Setup of run 1:
==> flow/design.v (excerpt) <==
module top(
input clk,
input rst,
input  [31:0] b_rdata,
output [31:0] b_wdata,
output [31:0] addr,
output [3:0] we,
output en,
output rstout
    );
wire inst_valid;
wire [63:0] p_rdata;
wire [31:0] p_wdata;
wire done;
assign rstout = ~rst;
processor po(
        .clk(clk),
        .rst(rstout),
        .inst_valid(inst_valid),
        .p_rdata(p_rdata),
        .p_wdata(p_wdata),
        .done(done)
    );
controller co(
        .clk(clk),
        .rst(rstout),
        .done(done),
        .p_wdata(p_wdata),
        .b_rdata(b_rdata),
        .b_wdata(b_wdata),   
        .p_rdata(p_rdata),
        .addr(addr),
        .inst_valid(inst_valid),
        .we(we),
        .en(en)
    );
endmodule
clock: 5.68 ns
lec_check: 0
cap_margin: 20
core_margin: 2
core_utilization: 40
slew_margin: 20
run.sh (not shown) runs the stock make flow with config.mk's settings and CLKGATE_MAP_FILE=.
For run 2, these inputs were changed with respect to run 1:
--- a/flow/config.mk
+++ b/flow/config.mk
@@ -9,3 +9,3 @@
 export CORE_MARGIN = 2
-export CORE_UTILIZATION = 40
+export CORE_UTILIZATION = 49
 export SLEW_MARGIN = 20
Findings:
Cell area | run 2 vs run 1 | run 2 smaller. Compared with run 1, run 2 degrades time the worst path needs with I/O delays and setup. Run 2 | status: complete | timing, DRC, antenna: pass. Between run 1 and run 2, the clock skew is lower for run 2. Against run 1 as the reference, run 2 delivers a higher sum of met2 wire segment lengths after detailed routing. STATUS die area: run 2 wins against run 1. Between run 1 and run 2, the fmax is higher for run 1. [run 2] met3 demand-to-capacity share in global routing rose 0.46 points relative to run 1. NOTE: part of the total power dissipated in combinational logic in run 2 falls short of that of run 1.
Modified inputs, run 3 compared to run 2
--- a/flow/config.mk
+++ b/flow/config.mk
@@ -7,5 +7,8 @@
 export LEC_CHECK = 0
+export ABC_AREA = 1
 export CAP_MARGIN = 20
 export CORE_MARGIN = 2
-export CORE_UTILIZATION = 49
+export CORE_UTILIZATION = 70
+export CTS_CLUSTER_DIAMETER = 63
+export PLACE_DENSITY_LB_ADDON = 0.29
 export SLEW_MARGIN = 20
==> flow/constraint.sdc <==
create_clock -name core_clock -period 3.16 [get_ports {clk}]
set_input_delay 0.6320 -clock core_clock [delete_from_list [all_inputs] [get_ports {clk}]]
set_output_delay 0.6320 -clock core_clock [all_outputs]
set_load 0.01 [all_outputs]
Results
From the logs: run 3 reached the end of the flow and failed the layout checks with negative setup slack. Run 2 → run 3: core outline area went down by 25%, number of antenna violations at the first check in global routing went up by 2. Against run 2, synthesized cell count in run 3 rose by more than a quarter. Post-synthesis instance area: run 3 higher than run 2. Cmp run 3 vs run 2: area added between synthesis and finish higher in run 3. Run 3 — required time of the critical path 2.50 ns lower, run 2 as reference. Taking run 2 as the reference, in run 3 post-detailed-route via-to-cell ratio higher; number of setup buffers added after CTS +25.
Input changes introduced in run 4 (baseline for comparison: run 3):
--- a/flow/config.mk
+++ b/flow/config.mk
@@ -7,8 +7,7 @@
 export LEC_CHECK = 0
-export ABC_AREA = 1
 export CAP_MARGIN = 20
 export CORE_MARGIN = 2
-export CORE_UTILIZATION = 70
-export CTS_CLUSTER_DIAMETER = 63
-export PLACE_DENSITY_LB_ADDON = 0.29
+export CORE_UTILIZATION = 72
+export CTS_CLUSTER_DIAMETER = 28
+export SETUP_SLACK_MARGIN = 0.5
 export SLEW_MARGIN = 20
==> flow/constraint.sdc <==
create_clock -name core_clock -period 4.93 [get_ports {clk}]
set_input_delay 0.9860 -clock core_clock [delete_from_list [all_inputs] [get_ports {clk}]]
set_output_delay 0.9860 -clock core_clock [all_outputs]
set_load 0.01 [all_outputs]
Top logic cell family in the synthesized netlist: simple AND/OR/NAND/NOR gates -> run 3, adder cells -> run 4
Ran to the end and failed final checks on negative setup slack: run 4.
Run 3 -> stages 100% | layout checks FAIL | negative setup slack
Measured against each other, run 4 and run 3 differ in cell area, the higher figure coming from run 3.
Changes observed in run 4 relative to run 3: part of the power in the clock network increased by 15 points relative to the old numbers, delay of the slowest critical-path stage now larger, multi-input gate share of the layout cell area +1.3 points.
Area of the multi-input gates of run 4 falls short of that of run 3 by a few percent.
Note that the post-placement cell area recorded for run 4 amounts to 0.915 times the value seen in run 3.
Run 3 has a lower minimum setup slack in the final design than run 4.
Run 4 does worse than run 3 on fmax.

---

top again, from the RTL that the note above started with.
make LEC_CHECK=0 ABC_AREA=1 CAP_MARGIN=0 CORE_ASPECT_RATIO=0.5 CORE_MARGIN=2 CORE_UTILIZATION=72 CTS_CLUSTER_DIAMETER=356 CTS_CLUSTER_SIZE=10 HOLD_SLACK_MARGIN=0.28 PLACE_DENSITY=0.38 SETUP_SLACK_MARGIN=0.89 SLEW_MARGIN=20 finish   # period 3.05 ns
The first run finished with negative setup slack left.
Next try:
- CAP_MARGIN: 0 -> 20
- CORE_ASPECT_RATIO: 0.5 -> unset
- CORE_UTILIZATION: 72 -> 71
- CTS_CLUSTER_DIAMETER: 356 -> unset
- CTS_CLUSTER_SIZE: 10 -> unset
- HOLD_SLACK_MARGIN: 0.28 -> unset
- PLACE_DENSITY: 0.38 -> unset
- SETUP_SLACK_MARGIN: 0.89 -> unset
- clock period: 3.05 -> 7.03 ns (I/O delays scaled with it)
Effect: With this change the flow completed with no timing, DRC or antenna violations; routed wire length goes down by 23%; die area goes up by 1.1%; count of clock-buffer cells in the layout falls by 21; global-route usage fell by 5.1 points; non-clock buffer count shrinks by 243; first-iteration DRC count is lower by 45%.
Next try:
- CORE_UTILIZATION: 71 -> 72
- CTS_CLUSTER_DIAMETER: unset -> 29
- CTS_CLUSTER_SIZE: unset -> 35
- PLACE_DENSITY: unset -> 0.8
- clock period: 7.03 -> 4.6 ns (I/O delays scaled with it)
The changed run produced a layout that fails on negative setup slack.
Non-clock buffer count grows by 119.
Worst hold slack is better by 7.9 ps.
Total power grows by 110%.
Register-to-register slack is worse by 1900 ps.
Sequential share of layout area shrinks by 3.0 points.
Routed wire length grows by 26%.
First-iteration DRC count grows by 68%.
Clock power grows to 2.8 times its value.
Via count grows by 14%.
Cell count grows by 5.2%.
Clock skew grows by 16 ps.
Power figures rest on the tool's default switching activity, not on a simulated workload.
